== run 1 ==
==> flow/design.v <==
module izhikevich_neuron #(parameter DT = 16'h0100)  
(
    input wire clk,
    input wire rst,
    input wire [15:0] I,           
    output reg spike               
);
    reg signed [15:0] v, u;
    wire signed [15:0] a = 16'h0051;    
    wire signed [15:0] b = 16'h0200;    
    wire signed [15:0] c = -16'sd16640;  
    wire signed [15:0] d = 16'h0800;    
    wire signed [15:0] v_sq;
    wire signed [15:0] term1, term2, term3, dv_raw, du_raw;
    wire signed [15:0] bv;
    localparam signed [15:0] V_THRESH = 16'd7680;  
    cordic_mult sq_v (.x(v), .y(v), .out(v_sq));
    cordic_mult mul_004 (.x(16'h0148), .y(v_sq), .out(term1));
    cordic_mult mul_5v (.x(16'h0500), .y(v), .out(term2));
    assign term3 = 16'd35840;  
    assign dv_raw = term1 + term2 + term3 - u + I;
    cordic_mult mul_bv (.x(b), .y(v), .out(bv));
    assign du_raw = (bv - u);
    wire signed [15:0] du;
    cordic_mult mul_a (.x(a), .y(du_raw), .out(du));
    wire signed [31:0] dv_dt = dv_raw * $signed(DT);
    wire signed [31:0] du_dt = du * $signed(DT);
    always @(posedge clk or posedge rst) begin
        if (rst) begin
            v <= c;
            u <= 0;
            spike <= 0;
        end else begin
            if (v >= V_THRESH) begin
                v <= c;
                u <= u + d;
                spike <= 1;
            end else begin
                v <= v + dv_dt[23:8];  
                u <= u + du_dt[23:8];
                spike <= 0;
            end
        end
    end
endmodule
module cordic_mult(
    input signed [15:0] x,
    input signed [15:0] y,
    output signed [15:0] out
);
    wire signed [31:0] temp;
    assign temp = x * y;
    assign out = temp[23:8];  
endmodule
Settings: LEC_CHECK=0, ABC_AREA=1, CAP_MARGIN=20, CORE_MARGIN=2, CORE_UTILIZATION=40, CTS_CLUSTER_DIAMETER=331, CTS_CLUSTER_SIZE=100, PLACE_DENSITY_LB_ADDON=0.3, SLEW_MARGIN=20, TNS_END_PERCENT=10; clock period 12.0 ns.
run.sh (not shown) runs the stock make flow with config.mk's settings and CLKGATE_MAP_FILE=.
Per the final summary, run 1 finished and its layout is clean on timing, DRC and antenna.
Modified inputs, run 2 compared to run 1
# run 1
export LEC_CHECK = 0
export ABC_AREA = 1
export CAP_MARGIN = 20
export CORE_MARGIN = 2
export CORE_UTILIZATION = 40
export CTS_CLUSTER_DIAMETER = 331
export CTS_CLUSTER_SIZE = 100
export PLACE_DENSITY_LB_ADDON = 0.3
export SLEW_MARGIN = 20
export TNS_END_PERCENT = 10
create_clock -name core_clock -period 12.0 [get_ports {clk}]
# run 2
export LEC_CHECK = 0
export ABC_AREA = 0
export CAP_MARGIN = 20
export CELL_PAD_IN_SITES_GLOBAL_PLACEMENT = 3
export CORE_MARGIN = 2
export CORE_UTILIZATION = 40
export CTS_CLUSTER_DIAMETER = 331
export CTS_CLUSTER_SIZE = 100
export PLACE_DENSITY_LB_ADDON = 0.3
export SLEW_MARGIN = 20
export TNS_END_PERCENT = 10
create_clock -name core_clock -period 12.0 [get_ports {clk}]
Results
- Run 2 did not stop at any stage, and its layout met the timing, DRC and antenna checks.
- Floorplan-stage core utilization came out lower on run 2 than on run 1.
- Non-clock buffer count in the final layout went up by more than 100% going from run 1 to run 2.
- v[14]$_DFF_PP0_ as the critical path capture point was reported by run 1, and v[15]$_DFF_PP1_ by run 2.
- On buffer-and-inverter tally for the worst setup path, the lower figure sits with run 2, not run 1.
- What run 1 reported for per-cell routed wire length has to be multiplied by 1.10 to get the figure for run 2.
- Synthesis-to-layout area growth in run 2 is 3.7 points higher than in run 1
- Max DRC violation total after the first TritonRoute iteration across run 2 and run 1: run 1
- Going from run 1 to run 2, total standard cell area after synthesis shrank by a few percent.
- Comparing run 2 with run 1, the clock latency reported for the late side of the worst-skew pair came out essentially unchanged.
- Higher wire length was reported by run 1, not run 2.
- Post-layout minimum cycle time was lower in run 1 than in run 2.
- Between run 2 and run 1, final area is lower for run 2, run 1 comes in above that.
Setup changes, run 2 to run 3
# run 2
export LEC_CHECK = 0
export ABC_AREA = 0
export CAP_MARGIN = 20
export CELL_PAD_IN_SITES_GLOBAL_PLACEMENT = 3
export CORE_MARGIN = 2
export CORE_UTILIZATION = 40
export CTS_CLUSTER_DIAMETER = 331
export CTS_CLUSTER_SIZE = 100
export PLACE_DENSITY_LB_ADDON = 0.3
export SLEW_MARGIN = 20
export TNS_END_PERCENT = 10
create_clock -name core_clock -period 12.0 [get_ports {clk}]
# run 3
export LEC_CHECK = 0
export ABC_AREA = 0
export CAP_MARGIN = 20
export CORE_ASPECT_RATIO = 1.98
export CORE_MARGIN = 2
export CORE_UTILIZATION = 40
export CTS_CLUSTER_DIAMETER = 291
export CTS_CLUSTER_SIZE = 26
export PLACE_DENSITY_LB_ADDON = 0.04
export SLEW_MARGIN = 15
export TNS_END_PERCENT = 40
create_clock -name core_clock -period 12.0 [get_ports {clk}]
==> comparison <==
Cell count along the critical path, run 3 and run 2, lower one = run 3.
Cell count, run 3 vs run 2: down slightly
Between run 3 and run 2, the number of cells in the design after placement is higher for run 2.
Run 3 went all the way through synthesis, placement and routing and the layout is clean on timing, DRC and antenna.
Changes observed in run 3 relative to run 2: global-route usage moved up.
Compared run 3 against run 2; total die size within noise.
Of run 3 and run 2, it is run 3 that has the higher via count.
Final critical-path required period (run 3 over run 2): increase, 0.020 ns
Sort run 3 and run 2 by count of plain and timing-repair buffers in the layout, descending, and run 3 comes first.
The following lists how run 4 was set up differently from run 3:
# run 3
export LEC_CHECK = 0
export ABC_AREA = 0
export CAP_MARGIN = 20
export CORE_ASPECT_RATIO = 1.98
export CORE_MARGIN = 2
export CORE_UTILIZATION = 40
export CTS_CLUSTER_DIAMETER = 291
export CTS_CLUSTER_SIZE = 26
export PLACE_DENSITY_LB_ADDON = 0.04
export SLEW_MARGIN = 15
export TNS_END_PERCENT = 40
create_clock -name core_clock -period 12.0 [get_ports {clk}]
# run 4
export LEC_CHECK = 0
export ABC_AREA = 0
export CAP_MARGIN = 20
export CELL_PAD_IN_SITES_GLOBAL_PLACEMENT = 3
export CORE_MARGIN = 2
export CORE_UTILIZATION = 40
export CTS_CLUSTER_DIAMETER = 331
export CTS_CLUSTER_SIZE = 100
export PLACE_DENSITY = 0.86
export SLEW_MARGIN = 20
export TNS_END_PERCENT = 10
create_clock -name core_clock -period 12.0 [get_ports {clk}]
Notes after the runs:
Comparing run 3 and run 4, post-detailed-route via-to-cell ratio is higher on run 3. Per the comparison of run 4 with run 3, count of fill cells added during filler insertion has remained practically unchanged, setup slack increased by 0.030 ns relative to the old numbers. Relative to run 3, transition time of the tightest slew-check pin decreased by 0.27 ns in run 4. Post-synthesis cell area came out exactly the same in run 3 and run 4. Cmp run 3 and run 4 / cell area after layout / higher: run 4. The HPWL after detailed placement in run 4 is 0.863 times that in run 3. On share of the final layout cell area in sequential cells, run 4 tracks run 3 almost exactly. On run 4: via count is 4.3% lower than what run 3 gave. Looking at floorplan die width, run 4 sits 55 um higher than run 3 does.
diff inputs: run 4 => run 5
# run 4
export LEC_CHECK = 0
export ABC_AREA = 0
export CAP_MARGIN = 20
export CELL_PAD_IN_SITES_GLOBAL_PLACEMENT = 3
export CORE_MARGIN = 2
export CORE_UTILIZATION = 40
export CTS_CLUSTER_DIAMETER = 331
export CTS_CLUSTER_SIZE = 100
export PLACE_DENSITY = 0.86
export SLEW_MARGIN = 20
export TNS_END_PERCENT = 10
create_clock -name core_clock -period 12.0 [get_ports {clk}]
# run 5
export LEC_CHECK = 0
export ABC_AREA = 1
export CAP_MARGIN = 20
export CORE_MARGIN = 2
export CORE_UTILIZATION = 33
export CTS_CLUSTER_DIAMETER = 291
export CTS_CLUSTER_SIZE = 100
export PLACE_DENSITY = 0.91
export SLEW_MARGIN = 15
export TNS_END_PERCENT = 40
create_clock -name core_clock -period 12.0 [get_ports {clk}]
==> comparison <==
The cell with the largest stage delay on the worst path comes out fa_1 in one run and dfstp_4 in the other, namely in run 4 and run 5 respectively. Cell area up 410 um2 in run 5 wrt run 4. Wire length after detailed routing, run 5 and run 4: lower on run 4. Minimum setup slack in the final design ends up lower on run 4. Max number of tap cells added at floorplan across run 5 and run 4: run 5. Run 5 gives less final critical-path required period than run 4 did. Number of global-route vias before repair for run 5: 2740 up relative to run 4. Between run 5 and run 4, post-CTS setup repair buffer count is higher for run 4, run 5 comes in under that. [compare] base=run 4 new=run 5: cell depth of the worst setup path grew by 8.9%; total cell area reported by yosys after synthesis grew by 1000 um2; sequential share of layout area held steady.

========
## quartz
Starts from the design.v that is shown in full above.
export LEC_CHECK = 0
export ABC_AREA = 0
export CAP_MARGIN = 20
export CELL_PAD_IN_SITES_GLOBAL_PLACEMENT = 3
export CORE_MARGIN = 2
export CORE_UTILIZATION = 40
export CTS_CLUSTER_DIAMETER = 291
export CTS_CLUSTER_SIZE = 26
export PLACE_DENSITY = 0.91
export SLEW_MARGIN = 15
export TNS_END_PERCENT = 40
create_clock -name core_clock -period 12.0 [get_ports {clk}]
quartz finished every step from synthesis to the final layout, and the layout passed the timing, DRC and antenna checks.
[inputs] nickel vs quartz
==> flow/config.mk <==
export PLATFORM = sky130hd
export DESIGN_NAME = izhikevich_neuron
export DESIGN_NICKNAME = izhikevich_neuron
export VERILOG_FILES = /design/flow/design.v
export SDC_FILE = /design/flow/constraint.sdc
export NUM_CORES = 4
export LEC_CHECK = 0
export CAP_MARGIN = 20
export CORE_MARGIN = 2
export CORE_UTILIZATION = 40
export PLACE_DENSITY = 0.6
export SLEW_MARGIN = 20
Findings:
- Result: PASS for each of nickel and quartz
- The final reports for nickel and quartz show post-synthesis to final-layout area growth lower in the former.
- Against quartz, nickel comes in about 28% lower on buffer count excluding the clock tree in the final layout.
- Summary of nickel over quartz: layout filler cell count fell about 0.4%; register-to-register slack has decreased; total die area neither gained nor lost much; count of antenna-violating nets left after detailed routing saw little to no change.
- The first element of the critical path comes out v[5]$_DFF_PP0_ in one run and v[9]$_DFF_PP1_ in the other, namely in nickel and quartz respectively.
Modified inputs, tundra compared to nickel
--- a/flow/config.mk
+++ b/flow/config.mk
@@ -7,6 +7,10 @@
 export LEC_CHECK = 0
+export ABC_AREA = 1
 export CAP_MARGIN = 20
-export CORE_MARGIN = 2
-export CORE_UTILIZATION = 40
-export PLACE_DENSITY = 0.6
+export CELL_PAD_IN_SITES_DETAIL_PLACEMENT = 1
+export CELL_PAD_IN_SITES_GLOBAL_PLACEMENT = 3
+export CORE_ASPECT_RATIO = 1.92
+export CORE_MARGIN = 3
+export CORE_UTILIZATION = 41
+export GPL_TIMING_DRIVEN = 0
 export SLEW_MARGIN = 20
Results
The number of top-level design ports was comparable across tundra and nickel.
In tundra, count of instantiated cells in the yosys netlist is higher than in nickel.
Side by side, routed wire length turned out higher in tundra than in nickel.
tundra ended up with a higher average routed wire per standard cell than nickel did.
In tundra the number of core rows turned out 28 higher than in nickel.
